File: run.sh
#!/bin/bash
# the make line also repeats each setting of config.mk as NAME=value (left out here)
make -C /OpenROAD-flow-scripts/flow DESIGN_CONFIG=/design/flow/config.mk WORK_HOME=/design/flow/orfs CLKGATE_MAP_FILE= finish
File: constraint.sdc
create_clock -name core_clock -period 7.89 [get_ports {clk}]
set_input_delay 1.5780 -clock core_clock [delete_from_list [all_inputs] [get_ports {clk}]]
set_output_delay 1.5780 -clock core_clock [all_outputs]
set_load 0.01 [all_outputs]
File: config.mk
export PLATFORM = sky130hd
export DESIGN_NAME = PIPELINE
export DESIGN_NICKNAME = PIPELINE
export VERILOG_FILES = /design/flow/design.v
export SDC_FILE = /design/flow/constraint.sdc
export NUM_CORES = 4
export LEC_CHECK = 0
export CAP_MARGIN = 20
export CORE_MARGIN = 2
export CORE_UTILIZATION = 21
export SLEW_MARGIN = 20
File: design.v
`timescale 1ns / 1ps
module MUX(input [31:0] a,
           input [31:0] b, 
           input sel, 
           output [31:0] y);
	assign y = sel ? a : b;
endmodule
`timescale 1ns / 1ps
module INCR(input [31:0] pcin, 
            output [31:0] pcout);
	assign pcout = pcin + 1;
endmodule
`timescale 1ns / 1ps
module PC(input clk,
          input rst, 
          input enable,
          input halt,
          input stall,
          input PCSrc,
          input [31:0] target,
          input [31:0] npc, 
          output reg [31:0] PC);
	reg        br_pend;
	reg [31:0] br_tgt;
	wire       take  = PCSrc | br_pend;
	wire [31:0] dest = PCSrc ? target : br_tgt;
	always @ (posedge clk)
	if(rst)
	begin
	   PC <= {32{1'b0}};
	   br_pend <= 1'b0;
	   br_tgt <= {32{1'b0}};
    end
    else
	begin
	if (enable)
	   begin
	       if (stall)
	       begin
	           if (PCSrc)
	           begin
	               br_pend <= 1'b1;
	               br_tgt <= target;
	           end
	       end
	       else
	       begin
	           br_pend <= 1'b0;
	           if (take)
	               PC <= dest;
	           else if (!halt)
	               PC <= npc;
	       end
	   end
	end
endmodule
`timescale 1ns / 1ps
module IF_ID(input clk,
             input rst,
             input enable,
             input stall,
             input [31:0] npc,
             input [31:0] instr,
             output reg [31:0] rs,
             output reg [31:0] rt,
             output reg [31:0] instrout,
             output reg [31:0] npcout);
	always @ (posedge clk)
        if(rst)
            begin
                npcout <= 0;
                instrout <= 0;
                rs <= 0;
                rt <= 0;
			end
        else if (enable && !stall)
        begin
            npcout <= npc;
			instrout <= instr;
			rs <= instr[25:21];
			rt <= instr[20:16];
		end
endmodule
`timescale 1ns / 1ps
module I_FETCH(
    input clk,
    input enable,
    input PCSrc,
    input rst,
    input stall,
    input wire [31:0] EX_MEM_NPC, 
    input wire [31:0] imem_data,
    output wire [31:0] imem_addr,
    output wire [31:0] IF_ID_IR, 
    output wire [31:0] IF_ID_NPC,
    output wire [31:0] IF_ID_rs,
    output wire [31:0] IF_ID_rt
    );
	wire [31:0] npc_wire;
    wire [31:0] pc_wire;
	wire halt_wire;
	assign halt_wire = (imem_data[31:26] == 6'b111111);
	PC pc(
	   .clk(clk),
	   .halt(halt_wire),
	   .rst(rst),
	   .enable(enable),
	   .stall(stall),
	   .PCSrc(PCSrc),
	   .target(EX_MEM_NPC),
	   .npc(npc_wire),
	   .PC(pc_wire));
	assign imem_addr = pc_wire;
	INCR incr(
	   .pcin(pc_wire), 
	   .pcout(npc_wire));
	IF_ID if_id(
	   .clk(clk),
	   .rst(rst),
	   .stall(stall),
	   .enable(enable),
	   .npc(npc_wire),
	   .instr(imem_data),
	   .instrout(IF_ID_IR),
	   .npcout(IF_ID_NPC),
	   .rs(IF_ID_rs),
	   .rt(IF_ID_rt));
endmodule
`timescale 1ns / 1ps
    module CONTROL(input [5:0] opcode,
                   output reg [1:0] WB,
                   output reg [2:0] M,
                   output reg [3:0] EX);
	always @ *
	begin
		case (opcode)
			6'b000000:   
				begin
					WB = 2'b10;
					M  = 3'b000;
					EX = 4'b1100;
				end					
			6'b100011:   
				begin
					WB = 2'b11;
					M  = 3'b010;
					EX = 4'b0001;
				end					
			6'b101011:  
				begin
					WB = 2'b00;
					M  = 3'b001;
					EX = 4'b0001;
				end					
			6'b000100:   
				begin
					WB = 2'b00;
					M  = 3'b100;
					EX = 4'b0010;
				end			
            6'b100000:	 
				begin
					WB = 2'b00;
					M  = 3'b000;
					EX = 4'b0000;
				end
            6'b111111:	 
				begin
					WB = 2'b00;
					M  = 3'b000;
					EX = 4'b0000;
				end
			default:
			 begin
			    WB = 2'b00;
				M  = 3'b000;
				EX = 4'b0000;
			 end
		endcase
	end
endmodule
`timescale 1ns / 1ps
module REG(input clk,
           input regwrite,
           input enable,
           input [4:0] rs,
           input [4:0] rt,
           input [4:0] rd,
           input [31:0] writedata,
	       output reg [31:0] A, B);
	reg [31:0] GP_REG [31:1];
	always @ *
	begin
		if (rs == 5'd0)
			A = 32'h00000000;
		else if (regwrite && (rd == rs))
			A = writedata;
		else
			A = GP_REG[rs];
		if (rt == 5'd0)
			B = 32'h00000000;
		else if (regwrite && (rd == rt))
			B = writedata;
		else
			B = GP_REG[rt];
	end
	always @ (posedge clk)
	begin
	   if (enable && regwrite && (rd != 5'd0))
	   begin
		  GP_REG[rd] <= writedata;
       end
	end
endmodule
`timescale 1ns / 1ps
module S_EXTEND
#(
    parameter   IN_SIZE = 16,
    parameter   OUT_SIZE = 32
)
(   input   [(IN_SIZE - 1):0]   din,
    output  [(OUT_SIZE - 1):0]  dout);
	assign dout[(OUT_SIZE - 1):0] = { { IN_SIZE{din[(IN_SIZE - 1)]} }, din[(IN_SIZE - 1):0] };
endmodule
`timescale 1ns / 1ps
module ID_EX(input clk,
        	 input rst,
	         input enable,
	         input stall,
	         input [1:0]  ctlwb_out, 
	         input [2:0]  ctlm_out, 
	         input [3:0]  ctlex_out,
	         input [31:0] npc, 
	         input [31:0] readdat1, 
	         input [31:0] readdat2, 
	         input [31:0] signext_out, 
	         input [4:0]  instr_2016, 
	         input [4:0]  instr_1511, 
	         output reg [1:0]  wb_ctlout,
	         output reg [2:0]  m_ctlout,
	         output reg [3:0]  ex_ctlout,
	         output reg [31:0] npcout,
	         output reg [31:0] rdata1out, 
	         output reg [31:0] rdata2out,
	         output reg [31:0] s_extendout,
	         output reg [4:0]  instrout_2016, 
	         output reg [4:0]  instrout_1511,
             input      [4:0]  instr_2521,
             output reg [4:0]  instrout_2521
            );
	always @ (posedge clk)
        if(rst)
            begin
            wb_ctlout     <= 2'b00;
			m_ctlout      <= 3'b000;
			ex_ctlout     <= 4'b0000;
			npcout        <= {32{1'b0}};
			rdata1out     <= {32{1'b0}};
			rdata2out     <= {32{1'b0}};
			s_extendout   <= {32{1'b0}};
			instrout_2016 <= 5'b00000;
			instrout_1511 <= 5'b00000;
			instrout_2521 <= 5'b00000;
			end
        else if (enable)
            begin
            wb_ctlout     <= stall ? 2'b00 : ctlwb_out;
			m_ctlout      <= stall ? 3'b000 : ctlm_out;
			ex_ctlout     <= ctlex_out;
			npcout        <= npc;
			rdata1out     <= readdat1;
			rdata2out     <= readdat2;
			s_extendout   <= signext_out;
			instrout_2016 <= instr_2016;
			instrout_1511 <= instr_1511;
			instrout_2521 <= instr_2521;
			end
endmodule
`timescale 1ns / 1ps
module I_DECODE(
	input  clk, 
	input  rst, 
	input  enable, 
	input  stall,
	input  RegWrite,
	input  [31:0] IF_ID_Instr, 
	input  [31:0] IF_ID_NPC, 
	input  [4:0]  MEM_WB_Writereg,
    input  [31:0] MEM_WB_Writedata,
	output [1:0]  WB,
	output [2:0]  M,
	output [3:0]  EX,
	output [31:0] NPC,
	output [31:0] rdata1out,
	output [31:0] rdata2out,
	output [31:0] IR,
	output [4:0]  instrout_2016,
	output [4:0]  instrout_1511,
	output [4:0]  instrout_2521
	);
	wire [1:0]  CTL_WB_wire;
	wire [2:0]  CTL_M_wire;
	wire [3:0]  CTL_EX_wire;
	wire [31:0] REG_A_wire;
	wire [31:0] REG_B_wire; 
	wire [31:0] EXT_OUT_wire;
	CONTROL ctl(.opcode(IF_ID_Instr[31:26]),
	            .WB(CTL_WB_wire), 
	            .M(CTL_M_wire),
	            .EX(CTL_EX_wire));
	REG gp_reg(.clk(clk), 
	           .enable(enable),
	           .regwrite(RegWrite), 
	           .rs(IF_ID_Instr[25:21]), 
		       .rt(IF_ID_Instr[20:16]), 
		       .rd(MEM_WB_Writereg),
		       .writedata(MEM_WB_Writedata), 
		       .A(REG_A_wire),
		       .B(REG_B_wire));
	S_EXTEND #(.OUT_SIZE(32), 
	           .IN_SIZE(16)) s_ex(.din(IF_ID_Instr[15:0]), 
		       .dout(EXT_OUT_wire));
	ID_EX id_ex(.clk(clk), 
	            .rst(rst), 
	            .enable(enable),
	            .stall(stall),
	            .ctlwb_out(CTL_WB_wire), 
	            .ctlm_out(CTL_M_wire), 
		        .ctlex_out(CTL_EX_wire), 
		        .npc(IF_ID_NPC), 
		        .readdat1(REG_A_wire), 
		        .readdat2(REG_B_wire), 
		        .signext_out(EXT_OUT_wire), 
		        .instr_2016(IF_ID_Instr[20:16]), 
		        .instr_1511(IF_ID_Instr[15:11]), 
		        .instr_2521(IF_ID_Instr[25:21]),
		        .wb_ctlout(WB), 
		        .m_ctlout(M),
		        .ex_ctlout(EX), 
		        .npcout(NPC), 
		        .rdata1out(rdata1out), 
		        .rdata2out(rdata2out), 
		        .s_extendout(IR), 
		        .instrout_2016(instrout_2016),
		        .instrout_1511(instrout_1511), 
		        .instrout_2521(instrout_2521));
endmodule
`timescale 1ns / 1ps
module ADDER(
    input [31:0] add_in1, 
    input [31:0] add_in2, 
    output [31:0] add_out);
	assign add_out = add_in1 + add_in2;
endmodule
`timescale 1ns / 1ps
module ALU_MUX(
    input [31:0] a,
    input [31:0] b,
    input sel,
    output [31:0] y);
	assign y = sel ? a : b;
endmodule
`timescale 1ns / 1ps
module ALU(
    input [31:0] A, 
    input [31:0] B, 
    input [2:0] control, 
    output reg zero, 
	output reg [31:0] result);
	always @ *
	begin
		case (control)
			3'b000:
				result = A & B;
			3'b001:
				result = A | B;
			3'b010:
				result = A + B;
			3'b110:
				result = A - B;
			3'b111:
				result = (A < B) ? 1 : 0;
			default:
				result = 32'h00000000;
		endcase
		zero = (result == 32'h00000000);
	end
endmodule
`timescale 1ns / 1ps
module ALU_CONTROL(
    input [5:0] funct, 
    input [1:0] alu_op, 
    output reg [2:0] select);
    always @ * 
    begin
        case (alu_op) 
			2'b00: 
				begin
					select = 3'b010;             
				end
			2'b01: 
				begin
					select = 3'b110;             
				end
			2'b10: 
				begin
					case (funct) 
						6'b100000: 
							begin
								select = 3'b010;    
							end
                        6'b100001:
							begin
								select = 3'b010;    
							end
						6'b100010: 
							begin
								select = 3'b110;    
							end
                        6'b100011: 
							begin
								select = 3'b110;    
							end
						6'b100100: 
							begin
								select = 3'b000;    
							end
						6'b100101: 
							begin
								select = 3'b001;    
							end
						6'b101010: 
							begin
								select = 3'b111;    
							end
						default:
						    begin
                                select = 3'b011;    
						    end
					endcase
				end
			2'b11:
				begin
					select = 3'b011;             
				end
		endcase
	end
endmodule
`timescale 1ns / 1ps
module BOTTOM_MUX(
    input [4:0] a,
    input [4:0] b,
    input sel,
    output [4:0] y);
	assign y = sel ? a : b;
endmodule
`timescale 1ns / 1ps
module THREE_ONE_MUX(
    input [31:0] a,
    input [31:0] b,
    input [31:0] c,
    input [1:0] sel,
    output reg [31:0] y);
	always @ *
		case (sel)
			2'b00: y = c;
			2'b01: y = b;
			2'b10: y = a;
			default: y = 0;
		endcase
endmodule
`timescale 1ns / 1ps
module EX_MEM(
    input clk, 
    input rst, 
    input enable,
    input [1:0]  ctlwb_out,
    input [2:0]  ctlm_out,
    input [31:0] adder_out,
    input        aluzero,
    input [31:0] aluout,
    input [31:0] readdat2,
    input [4:0]  muxout,
    output reg [1:0]  wb_ctlout,
    output reg [2:0]  m_ctlout,
    output reg [31:0] add_result,
    output reg        zero,
    output reg [31:0] alu_result,
    output reg [31:0] rdata2out,
    output reg [4:0]  five_bit_muxout);
	always @ (posedge clk)
        if(rst)
        begin
            wb_ctlout <= 0;
            m_ctlout <= 0;
            add_result <= 0;
            zero <= 0;
            alu_result <= 0;
            rdata2out <= 0;
            five_bit_muxout  <= 0;	
        end
        else if (enable)
		begin
			wb_ctlout <= ctlwb_out;
			m_ctlout <= ctlm_out;
			add_result <= adder_out;
			zero <= aluzero;
			alu_result <= aluout;
			rdata2out <= readdat2;
			five_bit_muxout  <= muxout;
		end
endmodule
`timescale 1ns / 1ps
module I_EXECUTE(
	input  clk, 
	input  rst, 
	input  enable,
    input  [1:0]  WB,
	input  [2:0]  M,
	input  [3:0]  EX,
	input  [31:0] NPC,
	input  [31:0] rdata1in,
	input  [31:0] rdata2in,
	input  [31:0] IR,
	input  [4:0]  instrout_2016,
	input  [4:0]  instrout_1511,	
	input  [1:0]  forward_a_sel,
	input  [1:0]  forward_b_sel,
	input  [31:0] wb_data,
	input  [31:0] mem_alu_result,
	output [1:0]  wb_ctlout,
	output [2:0]  m_ctlout,
	output [31:0] add_result,
	output        zero,
	output [31:0] alu_result,
	output [31:0] rdata2out,
	output [4:0]  five_bit_muxout
	);
	wire [31:0] add_out_wire;
	wire [31:0] alu_mux_out_wire;
	wire [2:0]  alu_control_out_wire;
	wire        alu_zero_wire;
	wire [31:0] alu_result_wire;
	wire [4:0]  bottom_mux_out_wire;
	wire [31:0] forward_mux_b_out_wire;
	wire [31:0] forward_mux_a_out_wire;
	ADDER adder(
		.add_in1(NPC), 
		.add_in2(IR), 
		.add_out(add_out_wire));	
	ALU_MUX alu_mux(
		.a(IR), 
		.b(forward_mux_b_out_wire), 
		.sel(EX[0]), 
		.y(alu_mux_out_wire));
	ALU alu(
		.A(forward_mux_a_out_wire), 
		.B(alu_mux_out_wire), 
		.control(alu_control_out_wire), 
		.zero(alu_zero_wire), 
		.result(alu_result_wire));	
	ALU_CONTROL alu_control(
		.funct(IR[5:0]), 
		.alu_op(EX[2:1]), 
		.select(alu_control_out_wire));	
	BOTTOM_MUX bottom_mux(
		.a(instrout_1511), 
		.b(instrout_2016), 
		.sel(EX[3]), 
		.y(bottom_mux_out_wire));			
	EX_MEM ex_mem(
		.clk(clk), 
		.rst(rst),
		.enable(enable),
		.ctlwb_out(WB), 
		.ctlm_out(M), 
		.adder_out(add_out_wire), 
		.aluzero(alu_zero_wire), 
		.aluout(alu_result_wire), 
		.readdat2(forward_mux_b_out_wire), 
		.muxout(bottom_mux_out_wire), 
		.wb_ctlout(wb_ctlout), 
		.m_ctlout(m_ctlout), 
		.add_result(add_result), 
		.zero(zero), 
		.alu_result(alu_result), 
		.rdata2out(rdata2out), 
		.five_bit_muxout(five_bit_muxout));
	THREE_ONE_MUX FORWARD_MUX_A(
		.a(mem_alu_result), 
		.b(wb_data), 
		.c(rdata1in), 
		.sel(forward_a_sel), 
		.y(forward_mux_a_out_wire));
	THREE_ONE_MUX FORWARD_MUX_B(
		.a(mem_alu_result), 
		.b(wb_data), 
		.c(rdata2in), 
		.sel(forward_b_sel), 
		.y(forward_mux_b_out_wire));
endmodule
`timescale 1ns / 1ps
module MEM_WB(
	input  clk, 
	input  rst,
	input  enable,
	input  [1:0]  control_wb_in,
	input  [31:0] Read_data_in,
	input  [31:0] ALU_result_in,
	input  [4:0]  Write_reg_in,
	output reg [1:0]  mem_control_wb,
	output reg [31:0] Read_data,
	output reg [31:0] mem_ALU_result,
	output reg [4:0]  mem_Write_reg);
	always @ (posedge clk)
        if(rst)
        begin
            mem_control_wb <= 0;
            Read_data      <= 0;
            mem_ALU_result <= 0;
            mem_Write_reg  <= 0;
        end
        else if (enable)
		begin
			mem_control_wb <= control_wb_in;
			Read_data      <= Read_data_in;
			mem_ALU_result <= ALU_result_in;
			mem_Write_reg  <= Write_reg_in;
		end
endmodule
`timescale 1ns / 1ps
module AND_Gate(
    input m_ctlout,
    input zero,
    output PCSrc);
	assign PCSrc = zero && m_ctlout;
endmodule
`timescale 1ns / 1ps
module MEM(
	input         clk, 
	input         rst, 
	input         enable,
	input         m_ctlout,
	input         zero,
	input  [31:0] dmem_rdata,
	input  [1:0]  control_wb_in,
	input  [31:0] ALU_result_in,
	input  [4:0]  Write_reg_in,
	output        PCSrc,
	output [1:0]  mem_control_wb,
	output [31:0] Read_data,
	output [31:0] mem_ALU_result,
	output [4:0]  mem_Write_reg);
	MEM_WB mem_wb(.clk(clk),
	              .rst(rst),
	              .enable(enable),
	              .control_wb_in(control_wb_in), 
	              .Read_data_in(dmem_rdata), 
		          .ALU_result_in(ALU_result_in), 
		          .Write_reg_in(Write_reg_in),
		          .mem_control_wb(mem_control_wb), 
		          .Read_data(Read_data),
		          .mem_ALU_result(mem_ALU_result), 
		          .mem_Write_reg(mem_Write_reg));
	AND_Gate and_gate(.m_ctlout(m_ctlout), 
	                  .zero(zero), 
	                  .PCSrc(PCSrc));
endmodule
`timescale 1ns / 1ps
module WB(
    input  MemtoReg, 
    input  [31:0] ReadData, 
    input  [31:0] ALUResult, 
	output [31:0] WriteData);
	MUX mux(.a(ReadData),
	        .b(ALUResult),
	        .sel(MemtoReg),
	        .y(WriteData));
endmodule
`timescale 1ns / 1ps
module FORWARDING_UNIT(
	input  [4:0] IdExRegisterRs,
	input  [4:0] IdExRegisterRt, 
	input  [4:0] ExMemRegisterRd, 
	input  [1:0] ExMemRegWrite, 
	input  [4:0] MemWbRegRd,
	input  [1:0] MemWbRegWrite, 
	output reg [1:0] forward_a_sel,
	output reg [1:0] forward_b_sel);
	always @ *
	begin
		forward_a_sel = 2'b00;
		forward_b_sel = 2'b00;
		if (ExMemRegWrite[1] && 
		    (ExMemRegisterRd != 0) && (ExMemRegisterRd == IdExRegisterRs)) 
			begin
				forward_a_sel = 2'b10;
			end
		if (ExMemRegWrite[1] && 
		    (ExMemRegisterRd != 0) && (ExMemRegisterRd == IdExRegisterRt)) 
			begin
				forward_b_sel = 2'b10;
			end
		if (MemWbRegWrite[1] && (MemWbRegRd != 0) && 
		    !(ExMemRegWrite[1] && (ExMemRegisterRd != 0) && (ExMemRegisterRd == IdExRegisterRs)) && 
			 (MemWbRegRd == IdExRegisterRs)) 
			begin
				forward_a_sel = 2'b01;
			end
		if (MemWbRegWrite[1] && (MemWbRegRd != 0) && 
		    !(ExMemRegWrite[1] && (ExMemRegisterRd != 0) && 
		    (ExMemRegisterRd == IdExRegisterRt)) && 
			 (MemWbRegRd == IdExRegisterRt)) 
			begin
				forward_b_sel = 2'b01;
			end
	end						  
endmodule
`timescale 1ns / 1ps
module HAZARD_DETECTION_UNIT(
    input IdExMemRead,
    input [4:0] IdExRegisterRt,
    input [4:0] IfIdRegisterRs,
    input [4:0] IfIdRegisterRt,
    output reg stall);
    always @ *
	begin
        if(IdExMemRead &&
        ((IdExRegisterRt == IfIdRegisterRs) ||
        (IdExRegisterRt == IfIdRegisterRt)))
        begin
            stall = 1'b1;
        end
        else
        begin
            stall = 1'b0;
        end
	end					
endmodule
`timescale 1ns / 1ps
module DEBUG_UNIT(
    input clk,
    input rst,
    input on,
    input btn,
    output enable);
assign enable = !rst && (!on || btn);
endmodule
`timescale 1ns / 1ps
module PIPELINE(input clk,
                input rst,
                input btn,
                input on,
                output [31:0] imem_addr,
                input  [31:0] imem_data,
                output [31:0] dmem_addr,
                output [31:0] dmem_wdata,
                output        dmem_we,
                output        dmem_re,
                input  [31:0] dmem_rdata,
                output        wb_we,
                output [4:0]  wb_reg,
                output [31:0] wb_data);
	wire [31:0] IF_ID_IR_wire;
	wire [31:0] IF_ID_NPC_wire;
	wire [31:0] IF_ID_rs_wire;
	wire [31:0] IF_ID_rt_wire;
	wire [1:0]  ID_EX_WB_wire;
	wire [2:0]  ID_EX_M_wire;
	wire [3:0]  ID_EX_EX_wire;
	wire [31:0] ID_EX_NPC_wire;
	wire [31:0] ID_EX_rdata1out_wire;
	wire [31:0] ID_EX_rdata2out_wire;
	wire [31:0] ID_EX_IR_wire;
	wire [4:0]  ID_EX_instrout_2016_wire;
	wire [4:0]  ID_EX_instrout_1511_wire;
	wire [4:0]  ID_EX_instrout_2521_wire;
	wire [1:0]  EX_MEM_wb_ctlout_wire;
	wire [2:0]  EX_MEM_m_ctlout_wire;
	wire [31:0] EX_MEM_add_result_wire;
	wire        EX_MEM_zero_wire;
	wire [31:0] EX_MEM_alu_result_wire;
	wire [31:0] EX_MEM_rdata2out_wire;
	wire [4:0]  EX_MEM_five_bit_muxout_wire;
	wire        PCSrc_wire;
	wire [4:0]  mem_Write_reg_wire;
	wire [1:0]  mem_control_wb_wire;
	wire [31:0] Read_data_wire;
	wire [31:0] mem_ALU_result_wire;
	wire [31:0] wb_data_wire;
	wire [1:0]  forward_a_sel_wire;
	wire [1:0]  forward_b_sel_wire;
	wire enable_wire;
	wire stall_wire;
	I_FETCH FETCH(
	   .clk(clk),
	   .rst(rst),
	   .stall(stall_wire),
	   .enable(enable_wire),
	   .PCSrc(PCSrc_wire), 
	   .EX_MEM_NPC(EX_MEM_add_result_wire),
	   .imem_data(imem_data),
	   .imem_addr(imem_addr),
	   .IF_ID_IR(IF_ID_IR_wire),
	   .IF_ID_NPC(IF_ID_NPC_wire),
	   .IF_ID_rs(IF_ID_rs_wire),
	   .IF_ID_rt(IF_ID_rt_wire));
	I_DECODE DECODE(
		.clk(clk),
        .rst(rst), 
        .enable(enable_wire),
        .stall(stall_wire),
		.RegWrite(mem_control_wb_wire[1]), 
		.IF_ID_Instr(IF_ID_IR_wire), 
		.IF_ID_NPC(IF_ID_NPC_wire), 
		.MEM_WB_Writereg(mem_Write_reg_wire), 
		.MEM_WB_Writedata(wb_data_wire), 
		.WB(ID_EX_WB_wire), 
		.M(ID_EX_M_wire), 
		.EX(ID_EX_EX_wire), 
		.NPC(ID_EX_NPC_wire), 
		.rdata1out(ID_EX_rdata1out_wire), 
		.rdata2out(ID_EX_rdata2out_wire), 
		.IR(ID_EX_IR_wire), 
		.instrout_2016(ID_EX_instrout_2016_wire), 
		.instrout_1511(ID_EX_instrout_1511_wire),
		.instrout_2521(ID_EX_instrout_2521_wire));
	I_EXECUTE EXECUTE(
		.clk(clk), 
		.rst(rst),
		.enable(enable_wire),
		.WB(ID_EX_WB_wire), 
		.M(ID_EX_M_wire), 
		.EX(ID_EX_EX_wire), 
		.NPC(ID_EX_NPC_wire), 
		.rdata1in(ID_EX_rdata1out_wire), 
		.rdata2in(ID_EX_rdata2out_wire), 
		.IR(ID_EX_IR_wire), 
		.instrout_2016(ID_EX_instrout_2016_wire), 
		.instrout_1511(ID_EX_instrout_1511_wire), 
		.wb_ctlout(EX_MEM_wb_ctlout_wire), 
		.m_ctlout(EX_MEM_m_ctlout_wire), 
		.add_result(EX_MEM_add_result_wire), 
		.zero(EX_MEM_zero_wire), 
		.alu_result(EX_MEM_alu_result_wire), 
		.rdata2out(EX_MEM_rdata2out_wire),
		.five_bit_muxout(EX_MEM_five_bit_muxout_wire),
		.forward_a_sel(forward_a_sel_wire), 
		.forward_b_sel(forward_b_sel_wire), 
		.wb_data(wb_data_wire), 
		.mem_alu_result(EX_MEM_alu_result_wire)
		);
	MEM MEMORY(
		.clk(clk),
		.rst(rst),
		.enable(enable_wire),
		.m_ctlout(EX_MEM_m_ctlout_wire[2]), 
		.zero(EX_MEM_zero_wire), 
		.dmem_rdata(dmem_rdata),
		.control_wb_in(EX_MEM_wb_ctlout_wire), 
		.ALU_result_in(EX_MEM_alu_result_wire), 
		.Write_reg_in(EX_MEM_five_bit_muxout_wire),
		.PCSrc(PCSrc_wire),
		.mem_control_wb(mem_control_wb_wire), 
		.Read_data(Read_data_wire),
		.mem_ALU_result(mem_ALU_result_wire), 
		.mem_Write_reg(mem_Write_reg_wire));
	assign dmem_addr  = EX_MEM_alu_result_wire;
	assign dmem_wdata = EX_MEM_rdata2out_wire;
	assign dmem_we    = EX_MEM_m_ctlout_wire[0] & enable_wire;
	assign dmem_re    = EX_MEM_m_ctlout_wire[1] & enable_wire;
	WB WRITEBACK(
		.MemtoReg(mem_control_wb_wire[0]), 
		.ReadData(Read_data_wire), 
		.ALUResult(mem_ALU_result_wire), 
		.WriteData(wb_data_wire));
	FORWARDING_UNIT FU(
		.IdExRegisterRs(ID_EX_instrout_2521_wire), 
		.IdExRegisterRt(ID_EX_instrout_2016_wire), 
		.ExMemRegisterRd(EX_MEM_five_bit_muxout_wire), 
		.ExMemRegWrite(EX_MEM_wb_ctlout_wire), 
		.MemWbRegRd(mem_Write_reg_wire), 
		.MemWbRegWrite(mem_control_wb_wire), 
		.forward_a_sel(forward_a_sel_wire), 
		.forward_b_sel(forward_b_sel_wire));
	HAZARD_DETECTION_UNIT HDU(
        .IdExMemRead(ID_EX_M_wire[1]),
        .IdExRegisterRt(ID_EX_instrout_2016_wire),
        .IfIdRegisterRs(IF_ID_rs_wire[4:0]),
        .IfIdRegisterRt(IF_ID_rt_wire[4:0]),
        .stall(stall_wire));
	DEBUG_UNIT DU(
	   .clk(clk),
	   .rst(rst),
	   .btn(btn),
	   .on(on),
	   .enable(enable_wire));
	assign wb_we   = mem_control_wb_wire[1] & enable_wire;
	assign wb_reg  = mem_Write_reg_wire;
	assign wb_data = wb_data_wire;
endmodule
==> impl_metrics.py, run 1 <==
# Synthesis and PnR figures
metrics = {
    "status": {
        "outcome": "complete, no violations",
    },
    "sta": {
        "fmaxAchievable_ghz": 0.1424,
        "setup_viol": 0,
        "hold-worst-slack_ns": 0.4547,
        "clock-skew-final_ns": 0.05590,
        "slew_headroom_pct": 23.19,
        "fin_tns_setup_ns": 0,
        "finalHoldViolations": 0,
        "grt_setup_unrepaired": "false",
        "timing_max_transition_violations_final": 0,
        "worst-slew-pin-transition_ns": 1.149,
        "min_period_ns": 7.022,
        "final.period_utilization_pct": 88.99,
    },
    "pwr": {
        "internal-power_uw": 13490,
        "fin_total_pwr_uw": 18720,
        "pwr-share-comb_pct": 15.1,
        "powerComb_uw": 2820,
        "power_sequential_uw": 8560,
        "p_sw_share_pct": 27.91,
        "pwr-share-seq_pct": 45.7,
        "p_leak_uw": 0.02694,
        "p_per_area_nw_per_um2": 223.4,
        "power.ir.vdd_worst_uv": 196.5,
        "power.switching_uw": 5225,
        "clock_network_power_uw": 7340,
        "power.group.top": "registers",
        "clock_power_share_pct": 39.2,
    },
    "detailed_routing": {
        "drt_iter0_drc": 6229,
        "final_antenna_net_count": 0,
        "routed-via-count": 49740,
        "finalWirelength_mm": 242.3,
        "wl_per_cell_um": 23.59,
        "remaining_drc_errors": 0,
        "drt_pass1_iterations": 5,
        "viasPerCell": 4.844,
    },
    "placement": {
        "post-dp-hpwl_mm": 157.9,
        "detailed_place.area_um2": 78570,
        "gp_congestion": 0.8815,
        "placement.io_buffers": 203,
    },
    "worst_hold_path": {
        "hold_path.startpoint": "EXECUTE.ex_mem.m_ctlout[0]",
        "worst_hold_path.num_cells": 2,
        "hold_path.class": "flop to flop",
        "min_delay_worst_endpoint": "EXECUTE.ex_mem.m_ctlout[0]",
    },
    "critical_path": {
        "worstPathCellList": "or3_1 -> o31ai_1 -> nor4_2 -> buf_12 -> o21ai_0 -> o21a_1 -> ha_1 -> or4_1 -> a31oi_1 -> a31oi_1 -> o31ai_2 -> a31oi_1 -> and2_1 -> a21oi_1 -> o22ai_1 -> a2111o_1 -> or4_1 -> o31ai_2",
        "largest_driver_fanout_on_the_critical_path": 56,
        "setup.worst_path.start_class": "flop",
        "cell_type_with_the_highest_occurrence_count_on_the_critical_path": "sky130_fd_sc_hd__a31oi_1",
        "critical_path_cell_count": 18,
        "crit_path_top_delay_cell": "sky130_fd_sc_hd__nor4_2",
        "regToRegEndpoint": "EXECUTE.ex_mem.zero",
        "crit_start": "MEMORY.mem_wb.mem_Write_reg[3]",
        "ff2ff_path_depth": 18,
        "critPathRequiredTime_ns": 8.63,
        "critical_path.endpoint_type": "flop",
        "cpPeakStageDelay_ns": 0.97,
        "criticalPathCategory": "flop to flop",
        "critPathBufInv": 1,
        "r2r_start": "MEMORY.mem_wb.mem_Write_reg[3]",
        "critical_path_destination": "EXECUTE.ex_mem.zero",
        "timing.critical_path.arrival_ns": 7.76,
        "critical_path.top_delay_family": "AND-OR/OR-AND gates",
        "worst_reg_to_reg_setup_slack_ns": 0.87,
    },
    "synth": {
        "synth_warnings": 12,
        "post_synth_instance_area_um2": 71070,
        "synthSimpleGateAreaFrac_pct": 8.315,
        "top_cells_by_area": "sky130_fd_sc_hd__edfxtp_1, sky130_fd_sc_hd__mux4_2, sky130_fd_sc_hd__dfxtp_1, sky130_fd_sc_hd__nand2_1, sky130_fd_sc_hd__mux2i_1",
        "post_synth_most_frequent_cells": "sky130_fd_sc_hd__edfxtp_1, sky130_fd_sc_hd__nand2_1, sky130_fd_sc_hd__mux4_2",
        "post_synth_fa_ha_maj_area_fraction_pct": 2.338,
        "post_synth_inst_count": 5567,
        "ys_seq_elements": 1439,
        "synth.lib_cells_used.distinct": 85,
        "synth_async_sr_flop_share_pct": 0,
        "ys_seq_share_pct": 54.51,
        "yosys_cells": 5567,
        "netlist.area_leader.share_pct": 41.92,
        "synth_nets": 5766,
        "post_synth_aoi_oai_area_pct": 11.05,
        "synthDominantAreaCellType": "sky130_fd_sc_hd__edfxtp_1",
        "synth-edff-count": 992,
        "yosys.cell_count.top_type": "sky130_fd_sc_hd__edfxtp_1",
        "comb_area_leader": "multiplexers",
        "post_synth_xor_area_fraction_pct": 1.331,
        "average_cell_area_after_synthesis_um2": 12.77,
        "synthMuxAreaShare_pct": 19.35,
        "yosys_area_um2": 71070,
        "ys.flop_type": "sky130_fd_sc_hd__edfxtp_1",
    },
    "floorplan": {
        "num_io_pins": 204,
        "fp.dieArea_um2": 343100,
        "initCoreUtil_pct": 21.10,
        "die_h_um": 585.7,
        "core.rowCount": 213,
        "core_area_um2": 336900,
        "die_w_um": 585.7,
    },
    "cells_and_area": {
        "nNetsFinal": 5822,
        "synthToLayoutAreaGrowth_pct": 17.90,
        "final_cell_area_um2": 83790,
        "n_fill_cell": 34900,
        "utilization_pct": 24.87,
    },
    "clocking": {
        "number_of_buffers_on_the_longest_clock_path": 3,
        "cts-hold-fix-buffers": 0,
        "cts.root.buffer_cell": "sky130_fd_sc_hd__clkbuf_16",
        "cts_setup_buffers": 0,
        "clkSlewWorstSetupHoldPaths_ns": 0.06,
        "cts-buffers-inserted": 155,
        "cts_tree": "yes",
        "clkLatencyLatePin_ns": 0.82,
        "cts.repair.resized": 0,
        "cts.htree.levels": 4,
        "cts.sinks": 1439,
    },
    "job": {
        "tool_warnings": 106,
        "cap_viol_max_count": 0,
    },
    "global_routing": {
        "number_of_antenna_violations_at_the_first_check_in_global_routing": 10,
        "global_route.usage.total_pct": 13.66,
        "overflow": 0,
        "grt_start_max_net_pins": 169,
        "grt_first_pass_wirelength_mm": 347.3,
        "grt_pass1_vias": 48860,
    },
}
-- layout make-up --
cell class	instances	area [um^2]	share of cell area, %
Clock inverter	82	905.9	1.081
Antenna cell	2	5.005	0.005973
Inverter	157	589.3	0.7033
Clock buffer	205	4202	5.014
Sequential cell	1439	38780	46.28
Timing Repair Buffer	328	3178	3.793
Multi-Input combinational cell	3542	30480	36.38
Tap cell	4515	5649	6.742
-- metal layers --
layer  GRT usage (%)  vias to the layer above  wire length [um]
met5          0.1541                        -                70
met4           5.318                        2              9449
met3           2.921                      421             20690
met1           18.31                    25510            101500
li1                -                    21520                 -
met2           21.44                     2295            110500
-- metrics by stage --
step,cells,setup WS [ns]
after floorplan,5567,1.887
after global placement,9974,1.191
after detailed placement,9976,1.032
after CTS,10260,1.005
after global routing,10270,0.5317
final,10270,0.8684
==> inputs of run 2 (changes only) <==
- ABC_AREA: unset -> 0
- CELL_PAD_IN_SITES_DETAIL_PLACEMENT: unset -> 0
- CORE_UTILIZATION: 21 -> 57
- MAX_ROUTING_LAYER: unset -> met4
- PLACE_DENSITY_LB_ADDON: unset -> 0.01
- SETUP_SLACK_MARGIN: unset -> 0.78
- SLEW_MARGIN: 20 -> 25
- TNS_END_PERCENT: unset -> 25
- clock period: 7.89 -> 2.68 ns (I/O delays scaled with it)
==> run 2 against run 1 <==
Net effect: the layout now fails its checks (setup timing); die size is 63% lower; global-route usage up 25 points; via count up 8.3%; core utilization increased by 49 points; power grew to 3.1 times the previous value; clock skew decreased by 0.016 ns; critical path depth grew 5; largest power group unchanged; synthesized cell count is the same; critical path type unchanged.
==> impl_metrics.py, run 2 <==
# Synthesis and PnR figures
metrics = {
    "synth": {
        "synth.lib_cells_used.distinct": 85,
        "post_synth_aoi_oai_area_pct": 11.05,
        "ys_seq_share_pct": 54.51,
        "average_cell_area_after_synthesis_um2": 12.77,
        "post_synth_fa_ha_maj_area_fraction_pct": 2.338,
        "post_synth_most_frequent_cells": "sky130_fd_sc_hd__edfxtp_1, sky130_fd_sc_hd__nand2_1, sky130_fd_sc_hd__mux4_2",
        "netlist.area_leader.share_pct": 41.92,
        "post_synth_xor_area_fraction_pct": 1.331,
        "post_synth_inst_count": 5567,
        "synth-edff-count": 992,
        "post_synth_instance_area_um2": 71070,
        "ys_seq_elements": 1439,
        "synthMuxAreaShare_pct": 19.35,
        "ys.flop_type": "sky130_fd_sc_hd__edfxtp_1",
        "comb_area_leader": "multiplexers",
        "synth_nets": 5766,
        "yosys_cells": 5567,
        "yosys_area_um2": 71070,
        "synth_warnings": 12,
        "yosys.cell_count.top_type": "sky130_fd_sc_hd__edfxtp_1",
        "top_cells_by_area": "sky130_fd_sc_hd__edfxtp_1, sky130_fd_sc_hd__mux4_2, sky130_fd_sc_hd__dfxtp_1, sky130_fd_sc_hd__nand2_1, sky130_fd_sc_hd__mux2i_1",
        "synthDominantAreaCellType": "sky130_fd_sc_hd__edfxtp_1",
        "synth_async_sr_flop_share_pct": 0,
        "synthSimpleGateAreaFrac_pct": 8.315,
    },
    "detailed_routing": {
        "viasPerCell": 6.507,
        "met3WireLength_mm": 24.17,
        "remaining_drc_errors": 0,
        "finalWirelength_mm": 241.0,
        "drt_pass1_iterations": 6,
        "wl_met1_mm": 93.76,
        "routed-wl-met2_mm": 113.1,
        "drt_iter0_drc": 6887,
        "route.top_layer_used": "met4",
        "final_antenna_net_count": 0,
        "routed-via-count": 53890,
        "wl_per_cell_um": 29.10,
    },
    "critical_path": {
        "timing.critical_path.arrival_ns": 6.17,
        "regToRegEndpoint": "EXECUTE.ex_mem.zero",
        "worst_reg_to_reg_setup_slack_ns": -2.74,
        "worstPathCellList": "or3_4 -> o31ai_4 -> nor4_4 -> buf_12 -> nand2_2 -> o21ai_2 -> o21ai_2 -> nor2_1 -> a21o_1 -> ha_4 -> o21ba_4 -> or4_4 -> a31oi_4 -> a31oi_4 -> o31ai_4 -> buf_4 -> a31oi_2 -> and2_1 -> a21oi_1 -> o22ai_2 -> a2111o_1 -> or4_4 -> o31ai_2",
        "critical_path.endpoint_type": "flop",
        "cpPeakStageDelay_ns": 0.52,
        "criticalPathCategory": "flop to flop",
        "ff2ff_path_depth": 23,
        "setup.worst_path.start_class": "flop",
        "crit_start": "MEMORY.mem_wb.mem_Write_reg[4]",
        "critical_path_cell_count": 23,
        "critPathRequiredTime_ns": 3.43,
        "critical_path_destination": "EXECUTE.ex_mem.zero",
        "r2r_start": "MEMORY.mem_wb.mem_Write_reg[4]",
        "crit_path_top_delay_cell": "sky130_fd_sc_hd__or4_4",
        "largest_driver_fanout_on_the_critical_path": 22,
        "critical_path.top_delay_family": "AND-OR/OR-AND gates",
        "critPathBufInv": 2,
    },
    "sta": {
        "min_period_ns": 5.423,
        "grt_setup_unrepaired": "true",
        "slew_headroom_pct": 30.17,
        "clock-skew-final_ns": 0.03976,
        "setup_viol": 105,
        "fmaxAchievable_ghz": 0.1844,
        "slack_of_the_critical_path_ns": -2.743,
        "fin_tns_setup_ns": -73.20,
        "timing_max_transition_violations_final": 0,
        "worst-slew-pin-transition_ns": 1.047,
        "final.period_utilization_pct": 202.3,
        "finalHoldViolations": 0,
    },
    "global_routing": {
        "grt_first_pass_wirelength_mm": 349.9,
        "number_of_antenna_violations_at_the_first_check_in_global_routing": 5,
        "global_route.usage.total_pct": 38.86,
        "overflow": 0,
        "grt_start_max_net_pins": 91,
        "grt_pass1_vias": 52690,
    },
    "placement": {
        "post_place_cells": 7911,
        "post-dp-hpwl_mm": 163.4,
        "detailed_place.area_um2": 83080,
        "gp_congestion": 0.9674,
        "placement.io_buffers": 203,
    },
    "floorplan": {
        "initCoreUtil_pct": 57.48,
        "core_area_um2": 123600,
        "fp.dieArea_um2": 127500,
        "die_w_um": 357.1,
        "die_h_um": 357.1,
        "num_io_pins": 204,
        "core.rowCount": 129,
    },
    "pwr": {
        "pwr-share-seq_pct": 43.0,
        "internal-power_uw": 41900,
        "pwr-share-comb_pct": 20.4,
        "power.group.top": "registers",
        "clock_power_share_pct": 36.6,
        "clock_network_power_uw": 21100,
        "p_sw_share_pct": 27.52,
        "power_sequential_uw": 24900,
        "power.ir.vdd_worst_uv": 823.3,
        "p_leak_uw": 0.03217,
        "powerComb_uw": 11800,
        "p_per_area_nw_per_um2": 636.2,
        "power.switching_uw": 15910,
    },
    "cells_and_area": {
        "n_fill_cell": 8256,
        "synthToLayoutAreaGrowth_pct": 27.85,
        "nNetsFinal": 6720,
        "final_instance_count_excl_fillers": 8282,
        "final_cell_area_um2": 90860,
    },
    "job": {
        "tool_warnings": 94,
        "cap_viol_max_count": 0,
    },
    "worst_hold_path": {
        "hold_path.class": "input port to flop",
        "worst_hold_path.num_cells": 3,
        "hold_path.startpoint": "rst",
        "min_delay_worst_endpoint": "DECODE.id_ex.ex_ctlout[2]",
    },
    "clocking": {
        "cts.htree.levels": 4,
        "clkLatencyLatePin_ns": 0.83,
        "cts_tree": "yes",
        "cts.root.buffer_cell": "sky130_fd_sc_hd__clkbuf_16",
        "cts.sinks": 1439,
        "clkSlewWorstSetupHoldPaths_ns": 0.07,
        "number_of_buffers_on_the_longest_clock_path": 3,
        "cts-buffers-inserted": 151,
    },
    "status": {
        "checkFailReasons": "setup timing",
        "outcome": "complete, but fails checks",
    },
}
==> run 2: area by class of cell <==
class | count | area, um^2 | share of cell area, %
Tap cell | 1637 | 2048 | 2.254
Sequential cell | 1439 | 38800 | 42.70
Inverter | 157 | 688.2 | 0.7574
Timing Repair Buffer | 1230 | 12130 | 13.35
Antenna cell | 5 | 12.51 | 0.01377
Clock buffer | 194 | 4105 | 4.518
Multi-Input combinational cell | 3542 | 32260 | 35.50
Clock inverter | 78 | 818.3 | 0.9006
==> run 2: per-stage QoR <==
step	hold WS, ns	total power [uW]	util [%]	setup slack [ns]
CTS	0.2358	57350	72.60	-2.644
finish	0.1915	57800	73.49	-2.743
floorplan	0.4264	30750	-	-2.432
detailed placement	0.4438	35960	67.20	-2.792
global placement	0.4368	35930	67.20	-2.738
global route	0.2022	59410	73.49	-2.860
==> run 2: routing by layer <==
layer  up-vias  global-route usage (%)
li1      23330                       -
met1     27020                   52.47
met2      2973                   59.21
met3       570                   7.036
met4         0                   14.85
met5         -                       -
==> run 2: timing repair <==
item	4_1_cts	5_1_grt
setup endpoints to repair	1792	2165
gates resized	439	221
setup buffers	63	27
pin swaps	79	65
cloned	2	2
hold buffers	0	0
==> inputs of run 3 (changes only) <==
- CORE_UTILIZATION: 57 -> 72
- CTS_CLUSTER_SIZE: unset -> 41
- SETUP_SLACK_MARGIN: 0.78 -> 1.37
- clock period: 2.68 -> 4.6 ns (I/O delays scaled with it)
==> run 3 against run 2 <==
Net effect: the flow now stops in 5_1_grt; synthesized cell count stayed put; area after synthesis stayed put; die size is 21% lower.
==> impl_metrics.py, run 3 <==
# Flow results
metrics = {
    "status": {
        "outcome": "stopped before the end",
        "failing_step": "5_1_grt",
        "run.stop_error": "[ERROR GRT-0232] Routing congestion too high. Check the congestion heatmap in the GUI.",
    },
    "placement": {
        "gp_congestion": 1.020,
        "post-dp-hpwl_mm": 165.3,
        "dp_slack_ns": -0.9822,
        "detailed_place.area_um2": 78900,
        "placement.io_buffers": 203,
    },
    "floorplan": {
        "initCoreUtil_pct": 72.42,
        "die_h_um": 318.2,
        "num_io_pins": 204,
        "core_area_um2": 98130,
        "core.rowCount": 115,
        "die_w_um": 318.2,
        "fp.dieArea_um2": 101200,
    },
    "clocking": {
        "cts.sinks": 1439,
        "number_of_buffers_on_the_longest_clock_path": 3,
        "cts-hold-fix-buffers": 0,
        "cts-buffers-inserted": 144,
        "cts.htree.levels": 4,
        "cts.root.buffer_cell": "sky130_fd_sc_hd__clkbuf_16",
    },
    "synth": {
        "synth_nets": 5766,
        "post_synth_xor_area_fraction_pct": 1.331,
        "yosys.cell_count.top_type": "sky130_fd_sc_hd__edfxtp_1",
        "yosys_area_um2": 71070,
        "synthDominantAreaCellType": "sky130_fd_sc_hd__edfxtp_1",
        "ys.flop_type": "sky130_fd_sc_hd__edfxtp_1",
        "synthMuxAreaShare_pct": 19.35,
        "yosys_cells": 5567,
        "ys_seq_elements": 1439,
        "ys_seq_share_pct": 54.51,
        "post_synth_most_frequent_cells": "sky130_fd_sc_hd__edfxtp_1, sky130_fd_sc_hd__nand2_1, sky130_fd_sc_hd__mux4_2",
        "post_synth_inst_count": 5567,
        "netlist.area_leader.share_pct": 41.92,
        "post_synth_fa_ha_maj_area_fraction_pct": 2.338,
        "synth_async_sr_flop_share_pct": 0,
        "top_cells_by_area": "sky130_fd_sc_hd__edfxtp_1, sky130_fd_sc_hd__mux4_2, sky130_fd_sc_hd__dfxtp_1, sky130_fd_sc_hd__nand2_1, sky130_fd_sc_hd__mux2i_1",
        "synth.lib_cells_used.distinct": 85,
        "average_cell_area_after_synthesis_um2": 12.77,
        "comb_area_leader": "multiplexers",
        "synth-edff-count": 992,
        "synth_warnings": 12,
        "post_synth_instance_area_um2": 71070,
        "synthSimpleGateAreaFrac_pct": 8.315,
        "post_synth_aoi_oai_area_pct": 11.05,
    },
    "global_routing": {
        "overflow": 93,
        "global_route.usage.total_pct": 81.85,
    },
}
run 3: routing by layer:
layer | overflow | track usage (%)
met1 | 11 | 82.61
met2 | 36 | 92.75
met3 | 11 | 71.79
met4 | 35 | 73.07
met5 | - | -
run 3: timing repair:
item,in CTS
endpoints found under the setup margin,108
gates resized,215
cloned,6
pin swaps,67
setup buffers,29
run 3: metrics by stage:
stage	power (uW)	std cells
detailed placement	20580	7231
global placement	20420	7231
floorplan	17910	5567
CTS	33550	7533
==> inputs of run 4 (changes only) <==
- ABC_AREA: 0 -> 1
- CELL_PAD_IN_SITES_DETAIL_PLACEMENT: 0 -> unset
- CTS_CLUSTER_SIZE: 41 -> unset
- MAX_ROUTING_LAYER: met4 -> unset
- PLACE_DENSITY: unset -> 0.42
- PLACE_DENSITY_LB_ADDON: 0.01 -> unset
- SETUP_SLACK_MARGIN: 1.37 -> unset
- SLEW_MARGIN: 25 -> 20
- TNS_END_PERCENT: 25 -> unset
- clock period: 4.6 -> 4.35 ns (I/O delays scaled with it)
==> run 4 against run 3 <==
Net effect: the flow again stops in 5_1_grt; synthesized cell count increased by 53%; area after synthesis increased by 3.8%; die size increased by 3.8%.
==> impl_metrics.py, run 4 <==
# Flow results
metrics = {
    "synth": {
        "post_synth_xor_area_fraction_pct": 0.8192,
        "ys_seq_share_pct": 52.51,
        "ys_seq_elements": 1439,
        "synth_nets": 8734,
        "average_cell_area_after_synthesis_um2": 8.644,
        "netlist.area_leader.share_pct": 40.38,
        "top_cells_by_area": "sky130_fd_sc_hd__edfxtp_1, sky130_fd_sc_hd__dfxtp_1, sky130_fd_sc_hd__o21ai_0, sky130_fd_sc_hd__nand2_1, sky130_fd_sc_hd__nor2_1",
        "post_synth_most_frequent_cells": "sky130_fd_sc_hd__o21ai_0, sky130_fd_sc_hd__nand2_1, sky130_fd_sc_hd__edfxtp_1",
        "synthDominantAreaCellType": "sky130_fd_sc_hd__edfxtp_1",
        "synthMuxAreaShare_pct": 0.2307,
        "yosys.cell_count.top_type": "sky130_fd_sc_hd__o21ai_0",
        "synth.lib_cells_used.distinct": 56,
        "synthSimpleGateAreaFrac_pct": 14.26,
        "synth_async_sr_flop_share_pct": 0,
        "synth-edff-count": 992,
        "post_synth_inst_count": 8535,
        "yosys_cells": 8535,
        "post_synth_aoi_oai_area_pct": 22.40,
        "ys.flop_type": "sky130_fd_sc_hd__edfxtp_1",
        "yosys_area_um2": 73770,
        "comb_area_leader": "AND-OR/OR-AND gates",
        "post_synth_instance_area_um2": 73770,
        "synth_warnings": 12,
        "post_synth_fa_ha_maj_area_fraction_pct": 2.252,
    },
    "placement": {
        "gp_congestion": 1.036,
        "placement.io_buffers": 203,
        "post-dp-hpwl_mm": 185.3,
    },
    "clocking": {
        "cts.root.buffer_cell": "sky130_fd_sc_hd__clkbuf_16",
        "cts_setup_buffers": 0,
        "cts-buffers-inserted": 142,
        "number_of_buffers_on_the_longest_clock_path": 3,
        "cts.sinks": 1439,
        "cts.htree.levels": 4,
        "cts.repair.resized": 9,
        "cts-hold-fix-buffers": 0,
    },
    "floorplan": {
        "num_io_pins": 204,
        "core_area_um2": 101700,
        "core.rowCount": 117,
        "die_h_um": 324.1,
        "initCoreUtil_pct": 72.51,
        "die_w_um": 324.1,
        "fp.dieArea_um2": 105000,
    },
    "status": {
        "outcome": "stopped before the end",
        "failing_step": "5_1_grt",
    },
}
[run 4: per-stage QoR]
| stage | total power [uW] | area (um^2) | std cells | utilization [%] | worst slack [ns] |
|---|---|---|---|---|---|
| floorplan | 19300 | 73780 | 8535 | - | -1.290 |
| global placement | 22430 | 80320 | 10080 | 78.94 | -0.05166 |
| detailed placement | 22620 | 80370 | 10080 | 79.00 | -0.04022 |
| CTS | 35170 | 85040 | 10330 | 83.58 | 0.0008185 |
==> inputs of run 5 (changes only) <==
- ABC_AREA: 1 -> unset
- CORE_UTILIZATION: 72 -> 66
- PLACE_DENSITY: 0.42 -> unset
- clock period: 4.35 -> 2.07 ns (I/O delays scaled with it)
==> run 5 against run 4 <==
Net effect: the flow again stops in 5_1_grt; die size grew 5.0%; area after synthesis decreased by 3.7%; synthesized cell count down 35%.
==> impl_metrics.py, run 5 <==
# Flow results
metrics = {
    "placement": {
        "gp_congestion": 0.9986,
        "post_place_cells": 7802,
        "placement.io_buffers": 203,
        "post-dp-hpwl_mm": 173.1,
    },
    "synth": {
        "post_synth_aoi_oai_area_pct": 11.05,
        "synthDominantAreaCellType": "sky130_fd_sc_hd__edfxtp_1",
        "post_synth_xor_area_fraction_pct": 1.331,
        "synth_async_sr_flop_share_pct": 0,
        "yosys.cell_count.top_type": "sky130_fd_sc_hd__edfxtp_1",
        "top_cells_by_area": "sky130_fd_sc_hd__edfxtp_1, sky130_fd_sc_hd__mux4_2, sky130_fd_sc_hd__dfxtp_1, sky130_fd_sc_hd__nand2_1, sky130_fd_sc_hd__mux2i_1",
        "synthMuxAreaShare_pct": 19.35,
        "synthSimpleGateAreaFrac_pct": 8.315,
        "synth_warnings": 12,
        "ys.flop_type": "sky130_fd_sc_hd__edfxtp_1",
        "synth-edff-count": 992,
        "yosys_cells": 5567,
        "post_synth_instance_area_um2": 71070,
        "yosys_area_um2": 71070,
        "comb_area_leader": "multiplexers",
        "netlist.area_leader.share_pct": 41.92,
        "ys_seq_elements": 1439,
        "post_synth_inst_count": 5567,
        "average_cell_area_after_synthesis_um2": 12.77,
        "synth_nets": 5766,
        "post_synth_fa_ha_maj_area_fraction_pct": 2.338,
        "post_synth_most_frequent_cells": "sky130_fd_sc_hd__edfxtp_1, sky130_fd_sc_hd__nand2_1, sky130_fd_sc_hd__mux4_2",
        "synth.lib_cells_used.distinct": 85,
        "ys_seq_share_pct": 54.51,
    },
    "clocking": {
        "cts-buffers-inserted": 145,
        "cts-hold-fix-buffers": 0,
        "cts.sinks": 1439,
        "cts.htree.levels": 4,
        "cts.root.buffer_cell": "sky130_fd_sc_hd__clkbuf_16",
        "number_of_buffers_on_the_longest_clock_path": 3,
    },
    "status": {
        "failing_step": "5_1_grt",
        "outcome": "stopped before the end",
    },
    "floorplan": {
        "die_h_um": 332.1,
        "core.rowCount": 120,
        "die_w_um": 332.1,
        "num_io_pins": 204,
        "initCoreUtil_pct": 66.48,
        "core_area_um2": 106900,
        "fp.dieArea_um2": 110300,
    },
}
==> run 5: through the flow <==
stage	instance area (um^2)	TNS, ns	total power (uW)	setup slack, ns
after CTS	90740	-269.85	75530	-3.321
after detailed placement	84080	-738.39	46870	-3.385
after global placement	84080	-696.46	46580	-3.338
after floorplan	72580	-414.61	40050	-3.036
==> run 5: repair_timing <==
action / CTS
pin swaps: 76
gates cloned: 4
gates resized: 337
hold endpoints to repair: 0
buffers inserted: 83
endpoints found under the setup margin: 1048
==> inputs of run 6 (changes only) <==
- ABC_AREA: unset -> 0
- CELL_PAD_IN_SITES_DETAIL_PLACEMENT: unset -> 0
- CORE_UTILIZATION: 66 -> 71
- CTS_CLUSTER_SIZE: unset -> 37
- MAX_ROUTING_LAYER: unset -> met4
- PLACE_DENSITY_LB_ADDON: unset -> 0.01
- SLEW_MARGIN: 20 -> 25
- TNS_END_PERCENT: unset -> 80
- clock period: 2.07 -> 4.6 ns (I/O delays scaled with it)
==> run 6 against run 5 <==
Net effect: the flow again stops in 5_1_grt; area after synthesis is the same; die size shrank 7.0%; synthesized cell count is the same.
==> impl_metrics.py, run 6 <==
# Flow results
metrics = {
    "synth": {
        "top_cells_by_area": "sky130_fd_sc_hd__edfxtp_1, sky130_fd_sc_hd__mux4_2, sky130_fd_sc_hd__dfxtp_1, sky130_fd_sc_hd__nand2_1, sky130_fd_sc_hd__mux2i_1",
        "post_synth_fa_ha_maj_area_fraction_pct": 2.338,
        "synth-edff-count": 992,
        "ys.flop_type": "sky130_fd_sc_hd__edfxtp_1",
        "netlist.area_leader.share_pct": 41.92,
        "synth_async_sr_flop_share_pct": 0,
        "synth.lib_cells_used.distinct": 85,
        "post_synth_inst_count": 5567,
        "post_synth_xor_area_fraction_pct": 1.331,
        "synth_nets": 5766,
        "yosys.cell_count.top_type": "sky130_fd_sc_hd__edfxtp_1",
        "post_synth_aoi_oai_area_pct": 11.05,
        "average_cell_area_after_synthesis_um2": 12.77,
        "synthSimpleGateAreaFrac_pct": 8.315,
        "ys_seq_elements": 1439,
        "synth_warnings": 12,
        "synthMuxAreaShare_pct": 19.35,
        "yosys_cells": 5567,
        "ys_seq_share_pct": 54.51,
        "post_synth_instance_area_um2": 71070,
        "comb_area_leader": "multiplexers",
        "yosys_area_um2": 71070,
        "post_synth_most_frequent_cells": "sky130_fd_sc_hd__edfxtp_1, sky130_fd_sc_hd__nand2_1, sky130_fd_sc_hd__mux4_2",
        "synthDominantAreaCellType": "sky130_fd_sc_hd__edfxtp_1",
    },
    "placement": {
        "detailed_place.area_um2": 78600,
        "post-dp-hpwl_mm": 155.8,
        "placement.io_buffers": 203,
        "gp_congestion": 1.010,
    },
    "floorplan": {
        "initCoreUtil_pct": 71.27,
        "die_w_um": 320.4,
        "fp.dieArea_um2": 102600,
        "core.rowCount": 116,
        "num_io_pins": 204,
        "die_h_um": 320.4,
        "core_area_um2": 99710,
    },
    "clocking": {
        "number_of_buffers_on_the_longest_clock_path": 3,
        "cts.sinks": 1439,
        "cts.htree.levels": 4,
        "cts-buffers-inserted": 144,
        "cts.root.buffer_cell": "sky130_fd_sc_hd__clkbuf_16",
    },
    "status": {
        "failing_step": "5_1_grt",
        "outcome": "stopped before the end",
    },
}
run 6: per-stage QoR:
stage | std cells | worst slack (ns) | TNS [ns] | util (%)
CTS | 7499 | -0.7714 | -3.530 | 84.31
floorplan | 5567 | -0.5122 | -0.6330 | -
detailed placement | 7211 | -0.9116 | -5.992 | 78.83
global placement | 7211 | -0.7721 | -4.390 | 78.83
run 6: timing repair:
item | in CTS
hold buffers | 0
endpoints found under the setup margin | 21
setup buffers | 25
pin swaps | 67
resized | 125
gates cloned | 2
==> inputs of run 7 (changes only) <==
- CORE_UTILIZATION: 71 -> 56
- CTS_CLUSTER_SIZE: 37 -> unset
- HOLD_SLACK_MARGIN: unset -> 0.29
- PLACE_DENSITY_LB_ADDON: 0.01 -> 0.26
- TNS_END_PERCENT: 80 -> 25
- clock period: 4.6 -> 2.11 ns (I/O delays scaled with it)
==> run 7 against run 6 <==
Net effect: now fails the layout checks on setup timing; synthesized cell count stayed put; die size up 26%; area after synthesis stayed put.
==> impl_metrics.py, run 7 <==
# Synthesis and PnR figures
metrics = {
    "status": {
        "outcome": "complete, but fails checks",
        "checkFailReasons": "setup timing",
    },
    "clocking": {
        "clkLatencyLatePin_ns": 0.81,
        "cts-buffers-inserted": 149,
        "number_of_buffers_on_the_longest_clock_path": 3,
        "cts.sinks": 1439,
        "clkSlewWorstSetupHoldPaths_ns": 0.07,
        "cts.root.buffer_cell": "sky130_fd_sc_hd__clkbuf_16",
        "cts.htree.levels": 4,
        "cts_tree": "yes",
    },
    "critical_path": {
        "criticalPathCategory": "flop to flop",
        "crit_path_top_delay_cell": "sky130_fd_sc_hd__nor4_4",
        "ff2ff_path_depth": 22,
        "cell_type_with_the_highest_occurrence_count_on_the_critical_path": "sky130_fd_sc_hd__buf_6",
        "critPathBufInv": 3,
        "r2r_start": "MEMORY.mem_wb.mem_Write_reg[3]",
        "regToRegEndpoint": "EXECUTE.ex_mem.zero",
        "critical_path_destination": "EXECUTE.ex_mem.zero",
        "largest_driver_fanout_on_the_critical_path": 8,
        "crit_start": "MEMORY.mem_wb.mem_Write_reg[3]",
        "setup.worst_path.start_class": "flop",
        "critical_path_cell_count": 22,
        "critical_path.endpoint_type": "flop",
        "critical_path.top_delay_family": "simple AND/OR/NAND/NOR gates",
        "worstPathCellList": "or3_4 -> o31ai_4 -> nor4_4 -> buf_6 -> buf_4 -> nand2_1 -> o21ai_0 -> o21ai_1 -> mux2_2 -> ha_2 -> nor2_1 -> o41a_1 -> o41ai_4 -> buf_6 -> nor3_4 -> or4_4 -> a41oi_2 -> nand3_2 -> nor4_2 -> nand4_1 -> or4_1 -> o31ai_2",
        "critPathRequiredTime_ns": 2.82,
        "cpPeakStageDelay_ns": 0.51,
        "timing.critical_path.arrival_ns": 6.06,
        "worst_reg_to_reg_setup_slack_ns": -3.24,
    },
    "detailed_routing": {
        "wl_per_cell_um": 29.73,
        "routed-via-count": 56910,
        "remaining_drc_errors": 0,
        "drt_pass1_iterations": 8,
        "viasPerCell": 6.663,
        "drt_iter0_drc": 7913,
        "final_antenna_net_count": 0,
        "finalWirelength_mm": 253.9,
    },
    "cells_and_area": {
        "final_instance_count_excl_fillers": 8542,
        "nNetsFinal": 6963,
        "utilization_pct": 74.59,
        "synthToLayoutAreaGrowth_pct": 31.96,
        "final_cell_area_um2": 93780,
    },
    "floorplan": {
        "num_io_pins": 204,
        "initCoreUtil_pct": 56.52,
        "die_h_um": 360.2,
        "core.rowCount": 130,
        "fp.dieArea_um2": 129800,
        "core_area_um2": 125700,
        "die_w_um": 360.2,
    },
    "placement": {
        "gp_congestion": 0.9813,
        "detailed_place.area_um2": 84660,
        "post_place_cells": 8078,
        "placement.io_buffers": 203,
        "post-dp-hpwl_mm": 164.3,
    },
    "global_routing": {
        "number_of_antenna_violations_at_the_first_check_in_global_routing": 10,
        "grt_start_max_net_pins": 165,
        "global_route.usage.total_pct": 38.82,
        "grt_first_pass_wirelength_mm": 362.4,
        "grt_pass1_vias": 55460,
        "overflow": 0,
    },
    "pwr": {
        "pwr-share-seq_pct": 42.6,
        "power.group.top": "registers",
        "powerComb_uw": 16100,
        "p_per_area_nw_per_um2": 787.9,
        "power.switching_uw": 20560,
        "pwr-share-comb_pct": 21.8,
        "clock_network_power_uw": 26300,
        "internal-power_uw": 53330,
        "p_leak_uw": 0.03365,
        "p_sw_share_pct": 27.83,
        "power.ir.vdd_worst_uv": 769.1,
        "power_sequential_uw": 31500,
        "clock_power_share_pct": 35.6,
    },
    "synth": {
        "post_synth_instance_area_um2": 71070,
        "synth_nets": 5766,
        "ys.flop_type": "sky130_fd_sc_hd__edfxtp_1",
        "synth-edff-count": 992,
        "netlist.area_leader.share_pct": 41.92,
        "yosys_area_um2": 71070,
        "comb_area_leader": "multiplexers",
        "ys_seq_share_pct": 54.51,
        "post_synth_inst_count": 5567,
        "synth_warnings": 12,
        "top_cells_by_area": "sky130_fd_sc_hd__edfxtp_1, sky130_fd_sc_hd__mux4_2, sky130_fd_sc_hd__dfxtp_1, sky130_fd_sc_hd__nand2_1, sky130_fd_sc_hd__mux2i_1",
        "post_synth_xor_area_fraction_pct": 1.331,
        "post_synth_aoi_oai_area_pct": 11.05,
        "synth_async_sr_flop_share_pct": 0,
        "ys_seq_elements": 1439,
        "post_synth_most_frequent_cells": "sky130_fd_sc_hd__edfxtp_1, sky130_fd_sc_hd__nand2_1, sky130_fd_sc_hd__mux4_2",
        "yosys_cells": 5567,
        "average_cell_area_after_synthesis_um2": 12.77,
        "synth.lib_cells_used.distinct": 85,
        "synthSimpleGateAreaFrac_pct": 8.315,
        "post_synth_fa_ha_maj_area_fraction_pct": 2.338,
        "synthDominantAreaCellType": "sky130_fd_sc_hd__edfxtp_1",
        "yosys.cell_count.top_type": "sky130_fd_sc_hd__edfxtp_1",
        "synthMuxAreaShare_pct": 19.35,
    },
    "sta": {
        "slew_headroom_pct": 42.23,
        "setup_viol": 1358,
        "timing_max_transition_violations_final": 0,
        "worst-slew-pin-transition_ns": 0.8665,
        "final.period_utilization_pct": 253.4,
        "slack_of_the_critical_path_ns": -3.236,
        "fmaxAchievable_ghz": 0.1870,
        "finalHoldViolations": 0,
        "hold-worst-slack_ns": 0.3259,
        "grt_setup_unrepaired": "true",
        "min_period_ns": 5.346,
        "clock-skew-final_ns": 0.02701,
    },
    "worst_hold_path": {
        "hold_path.startpoint": "imem_data[13]",
        "min_delay_worst_endpoint": "FETCH.if_id.instrout[13]",
        "worst_hold_path.num_cells": 3,
        "hold_path.class": "input port to flop",
    },
    "job": {
        "cap_viol_max_count": 0,
        "tool_warnings": 100,
    },
}
-- run 7: what timing repair did --
| action | CTS | global route |
|---|---|---|
| setup endpoints to repair | 873 | 1245 |
| pin swaps | 76 | 146 |
| gates resized | 336 | 433 |
| endpoints found under the hold margin | 50 | 0 |
| setup buffers | 54 | 91 |
| gates cloned | 2 | 10 |
| hold buffers | 50 | 0 |
-- run 7: layout make-up --
type,count,area (um^2)
Clock inverter,77,694.4
Multi-Input combinational cell,3542,32660
Sequential cell,1439,38810
Timing Repair Buffer,1475,14790
Antenna cell,11,27.53
Fill cell,7521,31950
Tap cell,1650,2064
Clock buffer,191,4031
Inverter,157,701.9
-- run 7: metrics by stage --
stage | setup WS (ns) | setup TNS (ns) | power (uW)
final | -3.236 | -347.49 | 73890
after global routing | -3.411 | -407.81 | 75650
after CTS | -3.160 | -228.72 | 72360
after detailed placement | -3.405 | -712.96 | 45870
after global placement | -3.326 | -700.20 | 45720
after floorplan | -2.998 | -770.55 | 39050
-- run 7: metal layers --
| layer | global-route usage (%) | part of all wire (%) |
|---|---|---|
| met1 | 49.65 | 36 |
| met2 | 57.89 | 46 |
| met3 | 9.563 | 12 |
| met4 | 19.95 | 6.2 |
| met5 | - | 0 |
Power and IR drop assume default switching activity.
